// cardinal_router
module cardinal_router 
#(
    parameter PACKET_SIZE = 64
)
(
    input clk, reset,                     
    output polarity,
    input cwsi,                          
    output cwri,                         
    input [PACKET_SIZE - 1:0] cwdi,      
    input ccwsi,                         
    output ccwri,                        
    input [PACKET_SIZE - 1:0] ccwdi,     
    input pesi,                          
    output peri,                         
    input [PACKET_SIZE - 1:0] pedi,      
    output cwso,                         
    input cwro,                          
    output [PACKET_SIZE - 1:0] cwdo,     
    output ccwso,                        
    input ccwro,                         
    output [PACKET_SIZE - 1:0] ccwdo,    
    output peso,                         
    input pero,                          
    output [PACKET_SIZE - 1:0] pedo      
);
Size in the first run: about 780 flip-flops, roughly 36000 um2 of cells after synthesis.
clock: 2.54 ns
lec_check: 0
abc_area: 1
cap_margin: 20
core_margin: 2
core_utilization: 72
cts_cluster_diameter: 218
cts_cluster_size: 98
slew_margin: 20
run.sh (not shown) runs the stock make flow with config.mk's settings and CLKGATE_MAP_FILE=.
The baseline never finished: it broke off in 5_1_grt on ODB-0269.
Rerun with:
- ABC_AREA: 1 -> not set
- CORE_UTILIZATION: 72 -> 43
- CTS_CLUSTER_DIAMETER: 218 -> not set
- CTS_CLUSTER_SIZE: 98 -> not set
- clock period: 2.54 -> 3.59 ns (I/O delays scaled with it)
=> This time the run completed without violations; die size is higher by well over a third; synthesized area is lower by roughly a tenth; synthesized cell count is lower by a quarter to a third.
Rerun with:
- CORE_UTILIZATION: 43 -> 58
- clock period: 3.59 -> 2.19 ns (I/O delays scaled with it)
Effect: Now the flow finished but failed the layout checks on setup timing; non-clock buffer count grows by 318; synthesized cell count does not change; worst setup slack gets worse by 0.80 ns.
Rerun with:
- CORE_UTILIZATION: 58 -> 40
- clock period: 2.19 -> 4.0 ns (I/O delays scaled with it)
Effect:
- Now the flow completed without violations
- wire length shrinks by about a fifth
- final area falls by roughly a tenth
- critical path depth came out lower by 10
- sequential share of layout area came out higher by 4.7 points
- utilization shrinks by 33 points
- total power went down by well over a third
- global-route usage goes down by 13 points
Rerun with:
- CORE_UTILIZATION: 40 -> 66
- CTS_CLUSTER_DIAMETER: not set -> 328
- clock period: 4.0 -> 2.55 ns (I/O delays scaled with it)
Effect:
- Now the flow finished but fails on setup timing
- final area rises by about 9%
- clock power rises by 43%
- routed wire length rises by 26%
- worst setup slack is worse by 0.74 ns
- total power rises by 60%
- sequential power rises by 58%
- first-iteration DRC count rises to 2.8 times its value

cardinal_router again, from the RTL that the note above started with.
// cardinal_router
module cardinal_router 
#(
    parameter PACKET_SIZE = 64
)
(
    input clk, reset,                     
    output polarity,
    input cwsi,                          
    output cwri,                         
    input [PACKET_SIZE - 1:0] cwdi,      
    input ccwsi,                         
    output ccwri,                        
    input [PACKET_SIZE - 1:0] ccwdi,     
    input pesi,                          
    output peri,                         
    input [PACKET_SIZE - 1:0] pedi,      
    output cwso,                         
    input cwro,                          
    output [PACKET_SIZE - 1:0] cwdo,     
    output ccwso,                        
    input ccwro,                         
    output [PACKET_SIZE - 1:0] ccwdo,    
    output peso,                         
    input pero,                          
    output [PACKET_SIZE - 1:0] pedo      
);
==> flow/config.mk <==
export PLATFORM = sky130hd
export DESIGN_NAME = cardinal_router
export DESIGN_NICKNAME = cardinal_router
export VERILOG_FILES = /design/flow/design.v
export SDC_FILE = /design/flow/constraint.sdc
export NUM_CORES = 4
export LEC_CHECK = 0
export CAP_MARGIN = 20
export CELL_PAD_IN_SITES_DETAIL_PLACEMENT = 0
export CORE_MARGIN = 2
export CORE_UTILIZATION = 66
export CTS_CLUSTER_DIAMETER = 358
export CTS_CLUSTER_SIZE = 43
export HOLD_SLACK_MARGIN = -0.08
export MAX_ROUTING_LAYER = met5
export SETUP_SLACK_MARGIN = 0.34
export SLEW_MARGIN = 20
export TNS_END_PERCENT = 85
==> flow/constraint.sdc <==
create_clock -name core_clock -period 2.05 [get_ports {clk}]
set_input_delay 0.4100 -clock core_clock [delete_from_list [all_inputs] [get_ports {clk}]]
set_output_delay 0.4100 -clock core_clock [all_outputs]
set_load 0.01 [all_outputs]
The first run never finished: it broke off in global routing (5_1_grt) with ODB-0269.
Edit:
--- a/flow/config.mk
+++ b/flow/config.mk
@@ -11,8 +11,7 @@
 export CORE_UTILIZATION = 66
 export CTS_CLUSTER_DIAMETER = 358
-export CTS_CLUSTER_SIZE = 43
 export HOLD_SLACK_MARGIN = -0.08
 export MAX_ROUTING_LAYER = met5
 export SETUP_SLACK_MARGIN = 0.34
 export SLEW_MARGIN = 20
-export TNS_END_PERCENT = 85
+export TNS_END_PERCENT = 10
==> flow/constraint.sdc (replaced) <==
create_clock -name core_clock -period 2.86 [get_ports {clk}]
set_input_delay 0.5720 -clock core_clock [delete_from_list [all_inputs] [get_ports {clk}]]
set_output_delay 0.5720 -clock core_clock [all_outputs]
set_load 0.01 [all_outputs]
After rerunning:
- The changed run completed, yet does not pass: setup timing
- synthesized area does not change
- die size does not change
- synthesized cell count is unchanged

Starting RTL as in the previous note.
export LEC_CHECK = 0
export CAP_MARGIN = 20
export CORE_MARGIN = 2
export CORE_UTILIZATION = 70
export CTS_CLUSTER_SIZE = 37
export SETUP_SLACK_MARGIN = 0.59
export SLEW_MARGIN = 20
create_clock -name core_clock -period 2.48 [get_ports {clk}]
The baseline died in 5_1_grt.
Edit:
SETUP_SLACK_MARGIN = unset   (was 0.59)
clock period = 2.63 ns   (was 2.48 ns; I/O delays follow)
Now the flow ran to the end with violations: setup timing.
Die size stays the same.
Area after synthesis does not change.
Synthesized cell count stays the same.
Edit:
SETUP_SLACK_MARGIN = 0.63   (was unset)
clock period = 2.53 ns   (was 2.63 ns; I/O delays follow)
- The changed run stopped in 4_1_cts on DPL-0033
- synthesized area is unchanged
- die size stays the same
- synthesized cell count does not change
Edit:
CORE_UTILIZATION = 40   (was 70)
CTS_CLUSTER_SIZE = unset   (was 37)
SETUP_SLACK_MARGIN = unset   (was 0.63)
clock period = 3.59 ns   (was 2.53 ns; I/O delays follow)
Effect:
- This time the run produced a clean layout
- synthesized area is unchanged
- die area rose by 73%
- synthesized cell count stays the same
Edit:
CORE_UTILIZATION = 61   (was 40)
MAX_ROUTING_LAYER = met4   (was unset)
clock period = 2.36 ns   (was 3.59 ns; I/O delays follow)
=> The new run completed, yet does not pass: setup timing. Die area goes down by 34%. Global-route usage goes up by 15 points. Critical path depth goes up by 3. Power goes up by 55%.
Edit:
CORE_UTILIZATION = 59   (was 61)
MAX_ROUTING_LAYER = unset   (was met4)
clock period = 2.02 ns   (was 2.36 ns; I/O delays follow)
=> The changed run finished but fails on setup timing; first-iteration DRC count fell by roughly a tenth; cell area came out higher by a few percent; utilization goes down by 1.1 points; total power grows by about a fifth; clock power rose by roughly a tenth; clock-buffer cell count goes up by 7; setup slack degrades by 0.26 ns.

== build 9 ==
cardinal_router again, from the RTL that the note above started with.
==> flow/config.mk <==
export PLATFORM = sky130hd
export DESIGN_NAME = cardinal_router
export DESIGN_NICKNAME = cardinal_router
export VERILOG_FILES = /design/flow/design.v
export SDC_FILE = /design/flow/constraint.sdc
export NUM_CORES = 4
export LEC_CHECK = 0
export CAP_MARGIN = 20
export CELL_PAD_IN_SITES_DETAIL_PLACEMENT = 0
export CORE_ASPECT_RATIO = 1.37
export CORE_MARGIN = 2
export CORE_UTILIZATION = 17
export CTS_CLUSTER_DIAMETER = 304
export MAX_ROUTING_LAYER = met5
export MIN_ROUTING_LAYER = met2
export PLACE_DENSITY_LB_ADDON = 0.18
export SETUP_SLACK_MARGIN = 1.33
export SLEW_MARGIN = 20
export TNS_END_PERCENT = 30
==> flow/constraint.sdc <==
create_clock -name core_clock -period 4.52 [get_ports {clk}]
set_input_delay 0.9040 -clock core_clock [delete_from_list [all_inputs] [get_ports {clk}]]
set_output_delay 0.9040 -clock core_clock [all_outputs]
set_load 0.01 [all_outputs]
Setup changes, build 9 to build 86
- PLACE_DENSITY_LB_ADDON: 0.18 -> unset
- CORE_ASPECT_RATIO: 1.37 -> unset
- MAX_ROUTING_LAYER: met5 -> unset
- CORE_UTILIZATION: 17 -> 67
- CELL_PAD_IN_SITES_DETAIL_PLACEMENT: 0 -> unset
- TNS_END_PERCENT: 30 -> unset
- MIN_ROUTING_LAYER: met2 -> unset
- CTS_CLUSTER_SIZE: unset -> 37
- SETUP_SLACK_MARGIN: 1.33 -> 0.52
- CTS_CLUSTER_DIAMETER: 304 -> unset
- the clock period (ns, I/O delays scaled along): 4.52 -> 2.0
[summary]
- What ended build 86 was a tool error in global routing; the run never finished.
- Core area ended up about 75% lower on build 86 than on build 9.
- Per the comparison of build 86 with build 9, basic-gate share of the synthesized area counting and, or, nand and nor cells flat, die width down 150 um, worst setup slack before clock tree synthesis down 1.40 ns, post-DP HPWL down 28%, final estimated routing congestion in global placement up 29%.
- Compared to build 9, build 86 was floorplanned on a smaller die.
[inputs] build 17 vs build 86
- SETUP_SLACK_MARGIN no longer set, was 0.52
- MAX_ROUTING_LAYER now met4, previously not set
- the clock period (ns, I/O delays scaled along) now 2.01, was 2.0
[summary]
Build 17 terminated abnormally: global routing reported ODB-0269. Build 17 against build 86: cell count after placement comparable, number of gates given a new drive strength after cts lost 254, buffer depth of the longest clock path flat, final weighted congestion in routability-driven placement decreased by 1.5% relative to the old numbers, final HPWL from detailed placement down 880 um.
> inputs changed (build 17 -> build 8)
- CORE_UTILIZATION: 67 -> 68
- the clock period (ns, I/O delays scaled along): 2.01 -> 2.61
### Flow results
- The layout from build 8, despite a flow that completed every stage, fails the layout checks, with the failing checks listed as setup timing.
- Stage in which a tool error killed build 17: global routing.
- Summary of the comparison: chip width is lower in build 8, relative to build 17.
- Build 8: die extent in y 0.73% below build 17
- The die of build 8 is smaller than the one used in build 17.
- Going from build 17 to build 8, setup fix buffers added after clock tree synthesis shrank by more than a quarter.
- Number of cells upsized or downsized after cts: higher on build 17
- Build 8 ends up with a cell total after placement that is 80 lower than in build 17.
- On number of buffers inserted during clock tree synthesis: build 8 sits above build 17.
The inputs of build 61 differ from those of build 8 as listed below.
- MAX_ROUTING_LAYER: met4 -> unset
- CTS_CLUSTER_SIZE: 37 -> 50
- CORE_UTILIZATION: 68 -> 66
- the clock period (ns, I/O delays scaled along): 2.61 -> 2.1
Build 61 did not finish: a tool error stopped it during global routing.
Build 61 against build 8: number of buffers added by the clock tree synthesis step now larger; die size now larger; initial cell density of the core now smaller.
Changes observed in build 61 relative to build 8: x dimension of the die now sits higher, post-placement cell count now sits higher, post-synth tally of flip-flops with integrated enable now sits at about the same level.
Post-CTS resize count: higher on build 61
Cmp build 61 vs build 8: cell area after placement higher in build 61
Power and IR drop assume default switching activity.
